==> flow/design.v (excerpt) <==
module convolution_stage2 (
          in1,
          in2,
          in3,
          in4,
          in5,
          in6,
          in7,
          in8,
          clk,
          rst,
          start,
          conv_out
  );
input [99:0] in1, in2, in3, in4, in5, in6, in7, in8;
input         clk, rst, start;
output reg [7:0] conv_out;
wire  [3:0]  in1_1, in1_2, in1_3, in1_4, in1_5, in1_6, in1_7, in1_8, in1_9, in1_10, in1_11, in1_12, in1_13;
wire [3:0]   in1_14, in1_15, in1_16, in1_17, in1_18, in1_19, in1_20, in1_21, in1_22, in1_23, in1_24, in1_25;
wire  [3:0]  in2_1, in2_2, in2_3, in2_4, in2_5, in2_6, in2_7, in2_8, in2_9, in2_10, in2_11, in2_12, in2_13;
wire [3:0]   in2_14, in2_15, in2_16, in2_17, in2_18, in2_19, in2_20, in2_21, in2_22, in2_23, in2_24, in2_25;
wire  [3:0]  in3_1, in3_2, in3_3, in3_4, in3_5, in3_6, in3_7, in3_8, in3_9, in3_10, in3_11, in3_12, in3_13;
wire [3:0]   in3_14, in3_15, in3_16, in3_17, in3_18, in3_19, in3_20, in3_21, in3_22, in3_23, in3_24, in3_25;
wire  [3:0]  in4_1, in4_2, in4_3, in4_4, in4_5, in4_6, in4_7, in4_8, in4_9, in4_10, in4_11, in4_12, in4_13;
wire [3:0]   in4_14, in4_15, in4_16, in4_17, in4_18, in4_19, in4_20, in4_21, in4_22, in4_23, in4_24, in4_25;
wire  [3:0]  in5_1, in5_2, in5_3, in5_4, in5_5, in5_6, in5_7, in5_8, in5_9, in5_10, in5_11, in5_12, in5_13;
wire [3:0]   in5_14, in5_15, in5_16, in5_17, in5_18, in5_19, in5_20, in5_21, in5_22, in5_23, in5_24, in5_25;
wire  [3:0]  in6_1, in6_2, in6_3, in6_4, in6_5, in6_6, in6_7, in6_8, in6_9, in6_10, in6_11, in6_12, in6_13;
wire [3:0]   in6_14, in6_15, in6_16, in6_17, in6_18, in6_19, in6_20, in6_21, in6_22, in6_23, in6_24, in6_25;
wire  [3:0]  in7_1, in7_2, in7_3, in7_4, in7_5, in7_6, in7_7, in7_8, in7_9, in7_10, in7_11, in7_12, in7_13;
  ...
clock: 14.0 ns
lec_check: 0
cap_margin: 20
cell_pad_in_sites_detail_placement: 1
cell_pad_in_sites_global_placement: 1
core_aspect_ratio: 1.35
core_margin: 2
core_utilization: 64
cts_cluster_size: 68
gpl_routability_driven: 1
gpl_timing_driven: 0
hold_slack_margin: 0.11
max_routing_layer: met5
setup_slack_margin: 3.22
slew_margin: 20
tns_end_percent: 85
run.sh (not shown) runs the stock make flow with config.mk's settings and CLKGATE_MAP_FILE=.
The first run stopped in global placement (GPL-0301).
Next try:
Settings changed: ABC_AREA from default to 1, CELL_PAD_IN_SITES_DETAIL_PLACEMENT 1 to default, CELL_PAD_IN_SITES_GLOBAL_PLACEMENT 1 to default, CORE_ASPECT_RATIO 1.35 to 1.98, CORE_UTILIZATION 64 to 40, CTS_CLUSTER_DIAMETER from default to 342, CTS_CLUSTER_SIZE 68 to 100, GPL_ROUTABILITY_DRIVEN 1 to default, GPL_TIMING_DRIVEN 0 to default, HOLD_SLACK_MARGIN 0.11 to default, MAX_ROUTING_LAYER met5 to default, SETUP_SLACK_MARGIN 3.22 to default, TNS_END_PERCENT 85 to default.
Outcome: With this change the flow produced a clean layout; area after synthesis climbs by a few percent; die size climbs by well over a third; synthesized cell count climbs by a quarter to a third.

========
convolution_stage2 again, from the RTL that the note above started with.
Settings: LEC_CHECK=0, CAP_MARGIN=20, CELL_PAD_IN_SITES_DETAIL_PLACEMENT=2, CELL_PAD_IN_SITES_GLOBAL_PLACEMENT=1, CORE_MARGIN=2, CORE_UTILIZATION=27, CTS_CLUSTER_SIZE=33, GPL_ROUTABILITY_DRIVEN=1, SLEW_MARGIN=20; clock period 14.0 ns.
The starting point completed without violations.
Then changed:
- CELL_PAD_IN_SITES_DETAIL_PLACEMENT: 2 -> default
- CELL_PAD_IN_SITES_GLOBAL_PLACEMENT: 1 -> default
- CORE_UTILIZATION: 27 -> 45
- CTS_CLUSTER_SIZE: 33 -> default
- GPL_ROUTABILITY_DRIVEN: 1 -> default
- GPL_TIMING_DRIVEN: default -> 0
Now the flow produced a layout that fails on antenna rules, setup timing.
Via count rises by a little under a tenth.
Worst setup slack loses 0.51 ns.
Final area shrinks slightly.
Then changed:
- ABC_AREA: default -> 1
- CAP_MARGIN: 20 -> 35
- CORE_ASPECT_RATIO: default -> 1.96
- CORE_UTILIZATION: 45 -> 48
- MAX_ROUTING_LAYER: default -> met5
- SETUP_SLACK_MARGIN: default -> -1.28
- SLEW_MARGIN: 20 -> 25
Outcome:
- Now the flow completed and failed the layout checks on setup timing
- critical path depth increases by 3
- global-route usage goes down by 2.7 points
- cell area climbs by about 3.6%
Then changed:
- CELL_PAD_IN_SITES_DETAIL_PLACEMENT: default -> 2
- CTS_CLUSTER_DIAMETER: default -> 339
- GPL_ROUTABILITY_DRIVEN: default -> 0
- SETUP_SLACK_MARGIN: -1.28 -> 0.7
- SLEW_MARGIN: 25 -> 5
- TNS_END_PERCENT: default -> 5
=> The new run never finished: it broke off in detailed placement. Die area does not change. Area after synthesis stays the same. Synthesized cell count does not change.
Then changed:
- ABC_AREA: 1 -> default
- CAP_MARGIN: 35 -> 20
- CELL_PAD_IN_SITES_DETAIL_PLACEMENT: 2 -> 1
- CELL_PAD_IN_SITES_GLOBAL_PLACEMENT: default -> 0
- CORE_ASPECT_RATIO: 1.96 -> 1.35
- CORE_UTILIZATION: 48 -> 64
- CTS_CLUSTER_DIAMETER: 339 -> default
- CTS_CLUSTER_SIZE: default -> 68
- HOLD_SLACK_MARGIN: default -> 0.11
- SETUP_SLACK_MARGIN: 0.7 -> -1.16
- SLEW_MARGIN: 5 -> 20
- TNS_END_PERCENT: 5 -> 85
After rerunning:
- The new run did not get past detailed placement with DPL-0033
- area after synthesis fell by a few percent
- die size fell by a quarter to a third
- synthesized cell count is lower by a quarter to a third
Then changed:
- CELL_PAD_IN_SITES_DETAIL_PLACEMENT: 1 -> default
- CELL_PAD_IN_SITES_GLOBAL_PLACEMENT: 0 -> default
- CORE_ASPECT_RATIO: 1.35 -> default
- CORE_UTILIZATION: 64 -> 52
- CTS_CLUSTER_SIZE: 68 -> default
- GPL_ROUTABILITY_DRIVEN: 0 -> default
- GPL_TIMING_DRIVEN: 0 -> default
- HOLD_SLACK_MARGIN: 0.11 -> default
- MAX_ROUTING_LAYER: met5 -> default
- SETUP_SLACK_MARGIN: -1.16 -> default
- TNS_END_PERCENT: 85 -> default
- clock period: 14.0 -> 8.15 ns (I/O delays scaled with it)
With this change the flow finished but fails on setup timing.
Synthesized area is unchanged.
Die area is higher by about 23%.
Synthesized cell count stays the same.
